==> job 2960 <==
==> flow/design.v <==
module aoc_solver_top #(
    parameter WIDTH    = 32,
    parameter HEIGHT   = 32,
    parameter LOG_SIZE = 10
) (
    input         clear,
    input         clock,
    input  [31:0] reg_wdata,
    input         reg_write_strobe,
    input  [3:0]  reg_addr,
    output [31:0] reg_rdata
);
    localparam LATENCY = WIDTH + 5;
    localparam CELLS   = WIDTH * HEIGHT;
    localparam [2:0] S_START    = 3'd0;
    localparam [2:0] S_LOAD     = 3'd1;
    localparam [2:0] S_PROCESS  = 3'd2;
    localparam [2:0] S_CHECK    = 3'd3;
    localparam [2:0] S_FINISHED = 3'd4;
    reg  [LOG_SIZE-1:0] ram_write_addr;
    wire ram_write_en = reg_write_strobe & (reg_addr == 4'd3);
    wire start        = reg_write_strobe & (reg_addr == 4'd0) & reg_wdata[0];
    always @(posedge clock)
        if (clear)
            ram_write_addr <= {LOG_SIZE{1'b0}};
        else if (reg_write_strobe & (reg_addr == 4'd2))
            ram_write_addr <= reg_wdata[LOG_SIZE-1:0];
    reg [2:0]          state;
    reg [LOG_SIZE-1:0] x_count, y_count, read_addr;
    reg [15:0]         total_removed;
    reg                has_changed;
    wire in_load      = (state == S_LOAD);
    wire in_process   = (state == S_PROCESS);
    wire enable_shift = in_load | in_process;
    reg mem [0:(1<<LOG_SIZE)-1];
    reg rd_q0, rd_q1, rd_q2;
    always @(posedge clock)
        if (clear) begin
            rd_q0 <= 1'b0;
            rd_q1 <= 1'b0;
            rd_q2 <= 1'b0;
        end else begin
            rd_q0 <= mem[read_addr];
            rd_q1 <= rd_q0;
            rd_q2 <= rd_q1;
        end
    wire row0 = rd_q2;
    reg [WIDTH-1:0] line1, line2;
    wire row1 = line1[WIDTH-1];
    wire row2 = line2[WIDTH-1];
    reg r0c1, r0c2, r1c1, r1c2, r2c1, r2c2;
    always @(posedge clock)
        if (clear) begin
            line1 <= {WIDTH{1'b0}};
            line2 <= {WIDTH{1'b0}};
            {r0c1, r0c2, r1c1, r1c2, r2c1, r2c2} <= 6'd0;
        end else if (enable_shift) begin
            line1 <= {line1[WIDTH-2:0], row0};
            line2 <= {line2[WIDTH-2:0], row1};
            r0c1 <= row0; r0c2 <= r0c1;
            r1c1 <= row1; r1c2 <= r1c1;
            r2c1 <= row2; r2c2 <= r2c1;
        end
    reg [LOG_SIZE-1:0] cur_x_pipe [0:LATENCY-2];
    reg [LOG_SIZE-1:0] cur_y_pipe [0:LATENCY-2];
    reg [LOG_SIZE-1:0] waddr_pipe [0:LATENCY-1];
    integer i;
    always @(posedge clock)
        if (clear) begin
            for (i = 0; i < LATENCY - 1; i = i + 1) begin
                cur_x_pipe[i] <= {LOG_SIZE{1'b0}};
                cur_y_pipe[i] <= {LOG_SIZE{1'b0}};
            end
            for (i = 0; i < LATENCY; i = i + 1)
                waddr_pipe[i] <= {LOG_SIZE{1'b0}};
        end else begin
            cur_x_pipe[0] <= x_count;
            cur_y_pipe[0] <= y_count;
            for (i = 1; i < LATENCY - 1; i = i + 1) begin
                cur_x_pipe[i] <= cur_x_pipe[i-1];
                cur_y_pipe[i] <= cur_y_pipe[i-1];
            end
            waddr_pipe[0] <= read_addr;
            for (i = 1; i < LATENCY; i = i + 1)
                waddr_pipe[i] <= waddr_pipe[i-1];
        end
    wire [LOG_SIZE-1:0] cur_x      = cur_x_pipe[LATENCY-2];
    wire [LOG_SIZE-1:0] cur_y      = cur_y_pipe[LATENCY-2];
    wire [LOG_SIZE-1:0] write_addr = waddr_pipe[LATENCY-1];
    wire is_left   = (cur_x == 0);
    wire is_right  = (cur_x == WIDTH - 1);
    wire is_top    = (cur_y == 0);
    wire is_bottom = (cur_y == HEIGHT - 1);
    wire n_ul = r2c2 & ~(is_top | is_left);
    wire n_u  = r2c1 & ~is_top;
    wire n_ur = row2 & ~(is_top | is_right);
    wire n_l  = r1c2 & ~is_left;
    wire n_r  = row1 & ~is_right;
    wire n_dl = r0c2 & ~(is_bottom | is_left);
    wire n_d  = r0c1 & ~is_bottom;
    wire n_dr = row0 & ~(is_bottom | is_right);
    wire [3:0] count_now = n_ul + n_u + n_ur + n_l + n_r + n_dl + n_d + n_dr;
    reg [3:0] neighbours_count;
    reg       center_delayed;
    always @(posedge clock)
        if (clear) begin
            neighbours_count <= 4'd0;
            center_delayed   <= 1'b0;
        end else if (enable_shift) begin
            neighbours_count <= count_now;
            center_delayed   <= r1c1;
        end
    wire remove    = in_process & center_delayed & (neighbours_count < 4'd4);
    wire advancing = in_load | (in_process & (read_addr < CELLS));
    wire                mem_we    = ram_write_en | remove;
    wire [LOG_SIZE-1:0] mem_waddr = remove ? write_addr : ram_write_addr;
    wire                mem_wdata = remove ? 1'b0 : reg_wdata[0];
    always @(posedge clock)
        if (mem_we)
            mem[mem_waddr] <= mem_wdata;
    always @(posedge clock)
        if (clear) begin
            state         <= S_START;
            x_count       <= {LOG_SIZE{1'b0}};
            y_count       <= {LOG_SIZE{1'b0}};
            read_addr     <= {LOG_SIZE{1'b0}};
            total_removed <= 16'd0;
            has_changed   <= 1'b0;
        end else begin
            if (advancing) begin
                read_addr <= read_addr + 1'b1;
                if (x_count == WIDTH - 1) begin
                    x_count <= {LOG_SIZE{1'b0}};
                    y_count <= y_count + 1'b1;
                end else
                    x_count <= x_count + 1'b1;
            end
            case (state)
                S_START:
                    if (start) begin
                        total_removed <= 16'd0;
                        read_addr     <= {LOG_SIZE{1'b0}};
                        x_count       <= {LOG_SIZE{1'b0}};
                        y_count       <= {LOG_SIZE{1'b0}};
                        has_changed   <= 1'b0;
                        state         <= S_LOAD;
                    end
                S_LOAD:
                    if (read_addr == LATENCY - 1)
                        state <= S_PROCESS;
                S_PROCESS: begin
                    if (remove) begin
                        has_changed   <= 1'b1;
                        total_removed <= total_removed + 16'd1;
                    end
                    if (write_addr == CELLS - 1)
                        state <= S_CHECK;
                end
                S_CHECK:
                    if (has_changed) begin
                        has_changed <= 1'b0;
                        read_addr   <= {LOG_SIZE{1'b0}};
                        x_count     <= {LOG_SIZE{1'b0}};
                        y_count     <= {LOG_SIZE{1'b0}};
                        state       <= S_LOAD;
                    end else
                        state <= S_FINISHED;
                default: ;
            endcase
        end
    wire done = (state == S_FINISHED);
    assign reg_rdata = (reg_addr == 4'd1) ? {total_removed, 15'd0, done} : 32'd0;
endmodule
==> flow/run.sh <==
#!/bin/bash
# the make line also repeats each setting of config.mk as NAME=value (left out here)
make -C /OpenROAD-flow-scripts/flow DESIGN_CONFIG=/design/flow/config.mk WORK_HOME=/design/flow/orfs CLKGATE_MAP_FILE= finish
==> flow/config.mk <==
export PLATFORM = sky130hd
export DESIGN_NAME = aoc_solver_top
export DESIGN_NICKNAME = aoc_solver_top
export VERILOG_FILES = /design/flow/design.v
export SDC_FILE = /design/flow/constraint.sdc
export NUM_CORES = 4
export LEC_CHECK = 0
export ABC_AREA = 1
export CAP_MARGIN = 20
export CORE_MARGIN = 2
export CORE_UTILIZATION = 72
export CTS_CLUSTER_DIAMETER = 381
export CTS_CLUSTER_SIZE = 21
export HOLD_SLACK_MARGIN = 0.24
export MAX_ROUTING_LAYER = met4
export SETUP_SLACK_MARGIN = -0.16
export SLEW_MARGIN = 20
export TNS_END_PERCENT = 5
==> flow/constraint.sdc <==
create_clock -name core_clock -period 2.22 [get_ports {clock}]
set_input_delay 0.4440 -clock core_clock [delete_from_list [all_inputs] [get_ports {clock}]]
set_output_delay 0.4440 -clock core_clock [all_outputs]
set_load 0.01 [all_outputs]
==> job 6048: changes against job 2960 <==
==> flow/config.mk (replaced) <==
export PLATFORM = sky130hd
export DESIGN_NAME = aoc_solver_top
export DESIGN_NICKNAME = aoc_solver_top
export VERILOG_FILES = /design/flow/design.v
export SDC_FILE = /design/flow/constraint.sdc
export NUM_CORES = 4
export LEC_CHECK = 0
export CAP_MARGIN = 20
export CORE_ASPECT_RATIO = 0.71
export CORE_MARGIN = 2
export CORE_UTILIZATION = 72
export CTS_CLUSTER_DIAMETER = 147
export PLACE_DENSITY = 0.63
export SETUP_SLACK_MARGIN = 0.7
export SLEW_MARGIN = 20
==> flow/constraint.sdc (replaced) <==
create_clock -name core_clock -period 4.9 [get_ports {clock}]
set_input_delay 0.9800 -clock core_clock [delete_from_list [all_inputs] [get_ports {clock}]]
set_output_delay 0.9800 -clock core_clock [all_outputs]
set_load 0.01 [all_outputs]
==> job 4846: changes against job 2960 <==
==> flow/config.mk (replaced) <==
export PLATFORM = sky130hd
export DESIGN_NAME = aoc_solver_top
export DESIGN_NICKNAME = aoc_solver_top
export VERILOG_FILES = /design/flow/design.v
export SDC_FILE = /design/flow/constraint.sdc
export NUM_CORES = 4
export LEC_CHECK = 0
export ABC_AREA = 1
export CAP_MARGIN = 10
export CORE_ASPECT_RATIO = 0.63
export CORE_MARGIN = 2
export CORE_UTILIZATION = 40
export SLEW_MARGIN = 20
==> flow/constraint.sdc (replaced) <==
create_clock -name core_clock -period 5.0 [get_ports {clock}]
set_input_delay 1.0000 -clock core_clock [delete_from_list [all_inputs] [get_ports {clock}]]
set_output_delay 1.0000 -clock core_clock [all_outputs]
set_load 0.01 [all_outputs]
==> comparison <==
Power, highest first: job 2960, job 6048, job 4846.
In job 2960 the hold slack is lower than in job 6048, by 0.097 ns.
The highest sequential power belongs to job 2960, the lowest to job 4846.
Job 2960 ran to the end with violations: negative setup slack. Job 4846 completed with no timing, DRC or antenna violations. Job 6048 ran to the end with no violations.
Between job 6048 and job 4846, the lower via count is in job 6048 (gap 19%, measured against job 4846).
Flip-flop count is the same in job 2960 and job 4846.
Global-route usage: job 4846 < job 6048 < job 2960.
Synthesized area is the same in job 2960 and job 4846.
First-iteration DRC count, lowest first: job 6048, job 4846, job 2960.
The highest register-to-register slack belongs to job 4846, the lowest to job 2960.
Of job 2960 and job 4846, job 2960 has the higher wire length (gap about 10%, measured against job 4846).
In job 4846 the die area is larger than in job 6048, by about 90%.
==> figures <==
| metric | job 2960 | job 4846 | job 6048 |
|---|---|---|---|
| Status | failed layout checks | finished clean | finished clean |
| Reasons for failing layout checks | negative setup slack | - | - |
| Synthesized-area fraction occupied by and/or/nand/nor cells | 21.0% | 21.0% | 16.6% |
| Syn avg cell area | 9.16 um2 | 9.16 um2 | 12.9 um2 |
| Slew headroom | 42.1% | 25.1% | 20.0% |
| Total sequential power | 43.2 mW | 19.2 mW | 19.6 mW |
| Detailed-route wire length per cell | 19.6 um | 16.3 um | 21.8 um |
| Source of the worst hold timing path | reg_wdata[2] | cur_x_pipe[17][3] | waddr_pipe[20][9] |
| Cell with the largest stage delay on the worst path | sky130_fd_sc_hd__fa_1 | sky130_fd_sc_hd__clkdlybuf4s50_1 | sky130_fd_sc_hd__dfxtp_4 |
| Non-clock buffer count | 568 | 169 | 202 |
| Global-route wire length before repair | 306 mm | 295 mm | 250 mm |
| Ratio of routed vias to standard cells | 5.59 | 4.71 | 5.85 |
| Hold endpoint | ram_write_addr[2] | cur_x_pipe[18][3] | waddr_pipe[21][9] |
| Origin of the worst setup path | cur_x_pipe[35][2] | reg_addr[3] | read_addr[0] |
| Area occupied by registers | 55300 um2 | 55200 um2 | 55200 um2 |
| # rows | 124 | 132 | 102 |
| # hold bufs at CTS | 1 | 0 | 0 |
| Number of antenna repair diodes | 6 | 1 | 0 |
| Placed instance count | 10.5k | 11.4k | 7329 |
| Portion of the post-synthesis area used by sequential elements | 66.8% | 66.8% | 69.7% |
| Standard cell core area | 114000 um2 | 205000 um2 | 109000 um2 |
| Endpoint of the worst-slack reg-to-reg timing path | neighbours_count[2] | mem[586] | rd_q0 |
| Final worst slack | -1.19 ns | 1.17 ns | 0.861 ns |
| Vias | 60.0k | 55.2k | 44.9k |

==> exp/harbor: inputs <==
RTL: the design.v shown in full above, as it stands there.
Settings: LEC_CHECK=0, CAP_MARGIN=20, CELL_PAD_IN_SITES_DETAIL_PLACEMENT=0, CORE_ASPECT_RATIO=0.95, CORE_MARGIN=2, CORE_UTILIZATION=69, CTS_CLUSTER_SIZE=57, HOLD_SLACK_MARGIN=0.09, SLEW_MARGIN=30; clock period 3.64 ns.
run.sh (not shown) runs the stock make flow with config.mk's settings and CLKGATE_MAP_FILE=.
==> exp/pepper: changes against exp/harbor <==
CELL_PAD_IN_SITES_DETAIL_PLACEMENT = not set   (was 0)
CORE_ASPECT_RATIO = not set   (was 0.95)
CORE_UTILIZATION = 72   (was 69)
CTS_CLUSTER_DIAMETER = 147   (was not set)
CTS_CLUSTER_SIZE = not set   (was 57)
HOLD_SLACK_MARGIN = not set   (was 0.09)
SETUP_SLACK_MARGIN = 0.7   (was not set)
SLEW_MARGIN = 20   (was 30)
==> flow/constraint.sdc (replaced) <==
create_clock -name core_clock -period 4.9 [get_ports {clock}]
set_input_delay 0.9800 -clock core_clock [delete_from_list [all_inputs] [get_ports {clock}]]
set_output_delay 0.9800 -clock core_clock [all_outputs]
set_load 0.01 [all_outputs]
==> exp/xenon: changes against exp/harbor <==
CELL_PAD_IN_SITES_DETAIL_PLACEMENT = not set   (was 0)
CORE_ASPECT_RATIO = not set   (was 0.95)
CORE_UTILIZATION = 40   (was 69)
CTS_CLUSTER_SIZE = not set   (was 57)
HOLD_SLACK_MARGIN = not set   (was 0.09)
SLEW_MARGIN = 20   (was 30)
==> flow/constraint.sdc (replaced) <==
create_clock -name core_clock -period 4.0 [get_ports {clock}]
set_input_delay 0.8000 -clock core_clock [delete_from_list [all_inputs] [get_ports {clock}]]
set_output_delay 0.8000 -clock core_clock [all_outputs]
set_load 0.01 [all_outputs]
==> GITHUB_STEP_SUMMARY <==
## PnR job results

| Metric | Value |
|---|---|
| Run status | no timing/DRC/antenna violations |
| Setup TNS | 0 ns |
| Worst Setup EP | rd_q0$_SDFF_PP0_ |
| Post-cts gate resize count | 0 |
| Total iterations of the first detailed-routing run | 5 |
| Crit path DRT | ~4.7 ns |
| Routed wl met3 | 13,120 um |
| Number of rows in the core area | 163 |
| Die extent in y | 449.2 um |
| Slew headroom | between 15 and 20% |
| Setup repair after global routing missed its margin | false |
| Wire length of the first global-routing pass | 264,800 um |
The numbers above come from exp/xenon.

==> GITHUB_STEP_SUMMARY <==
## PnR job results

| Metric | Value |
|---|---|
| Run status | complete, but fails checks |
| Wire length of the first global-routing pass | 261,600 um |
| Die extent in y | 334.4 um |
| Setup TNS | -0.1760 ns |
| Worst path setup slack after routing | -0.1197 ns |
| Number of rows in the core area | about 120 |
| Layout check failures | setup timing |
| Final setup vio count | 2 |
| Worst Setup EP | neighbours_count[2]$_SDFFE_PP0N_ |
The numbers above come from exp/harbor.

==> GITHUB_STEP_SUMMARY <==
## PnR job results

| Metric | Value |
|---|---|
| Run status | no timing/DRC/antenna violations |
| Total iterations of the first detailed-routing run | 6 |
| Setup repair after global routing missed its margin | false |
| Routed wl met3 | 19,470 um |
| Worst Setup EP | neighbours_count[2]$_SDFFE_PP0N_ |
| Setup TNS | 0 ns |
| Number of rows in the core area | 121 |
| Crit path DRT | 5.60 ns |
| Slew headroom | between 10% and 20% |
The numbers above come from exp/pepper.


==> inputs of run Y <==
RTL: the design.v shown in full above, as it stands there.
make LEC_CHECK=0 ABC_AREA=0 CAP_MARGIN=30 CORE_ASPECT_RATIO=0.63 CORE_MARGIN=2 CORE_UTILIZATION=26 SLEW_MARGIN=20 finish   # period 5.0 ns
==> run M (differences from run Y) <==
==> flow/config.mk (replaced) <==
export PLATFORM = sky130hd
export DESIGN_NAME = aoc_solver_top
export DESIGN_NICKNAME = aoc_solver_top
export VERILOG_FILES = /design/flow/design.v
export SDC_FILE = /design/flow/constraint.sdc
export NUM_CORES = 4
export LEC_CHECK = 0
export CAP_MARGIN = 20
export CELL_PAD_IN_SITES_DETAIL_PLACEMENT = 0
export CORE_MARGIN = 2
export CORE_UTILIZATION = 70
export CTS_CLUSTER_SIZE = 14
export HOLD_SLACK_MARGIN = 0.09
export PLACE_DENSITY = 0.61
export SETUP_SLACK_MARGIN = 0.74
export SLEW_MARGIN = 30
==> flow/constraint.sdc (replaced) <==
create_clock -name core_clock -period 3.2 [get_ports {clock}]
set_input_delay 0.6400 -clock core_clock [delete_from_list [all_inputs] [get_ports {clock}]]
set_output_delay 0.6400 -clock core_clock [all_outputs]
set_load 0.01 [all_outputs]
==> metrics.cfg <==
[run_status]
run_status=complete, but fails checks
failed_checks=setup timing

[detailed_routing]
drt_pass1_iterations=7
vias_per_cell=5.998
met3_wirelength_mm=22.86

[power_and_ir_drop]
comb_power_share_pct=1.5
switchingPower_mw=11.13

[floorplan]
initial_utilization_pct=70.56

[final_timing]
final_critical_path_setup_slack_ps=-562.6
finalSetupViolCount=2

[clocking]
post_cts_resized=173

[worst_setup_path]
path_cells=or4_4 -> nor2_4 -> nand3_2 -> and2_4 -> fa_1 -> inv_1 -> fa_1 -> fa_2 -> inv_2 -> ha_4 -> nand2_2 -> nor2_2 -> a31oi_2 -> xnor2_1 -> nand2_1 -> a21oi_1

The numbers above come from run M.

==> metrics.cfg <==
[worst_setup_path]
path_cells=or4_1 -> nor2_1 -> nand3_1 -> and2_1 -> fa_1 -> inv_1 -> fa_1 -> fa_1 -> inv_1 -> ha_1 -> nand2_1 -> nor2_1 -> a31oi_1 -> xnor2_1 -> nand2_1 -> a21oi_1

[detailed_routing]
vias_per_cell=4.321
drt_pass1_iterations=5

[clocking]
post_cts_resized=0

[run_status]
run_status=complete, no violations

[power_and_ir_drop]
switchingPower_mw=6.960

[final_timing]
final_critical_path_setup_slack_ps=1088
finalSetupViolCount=0

The numbers above come from run Y.

Power is estimated from default activity; no workload was simulated.
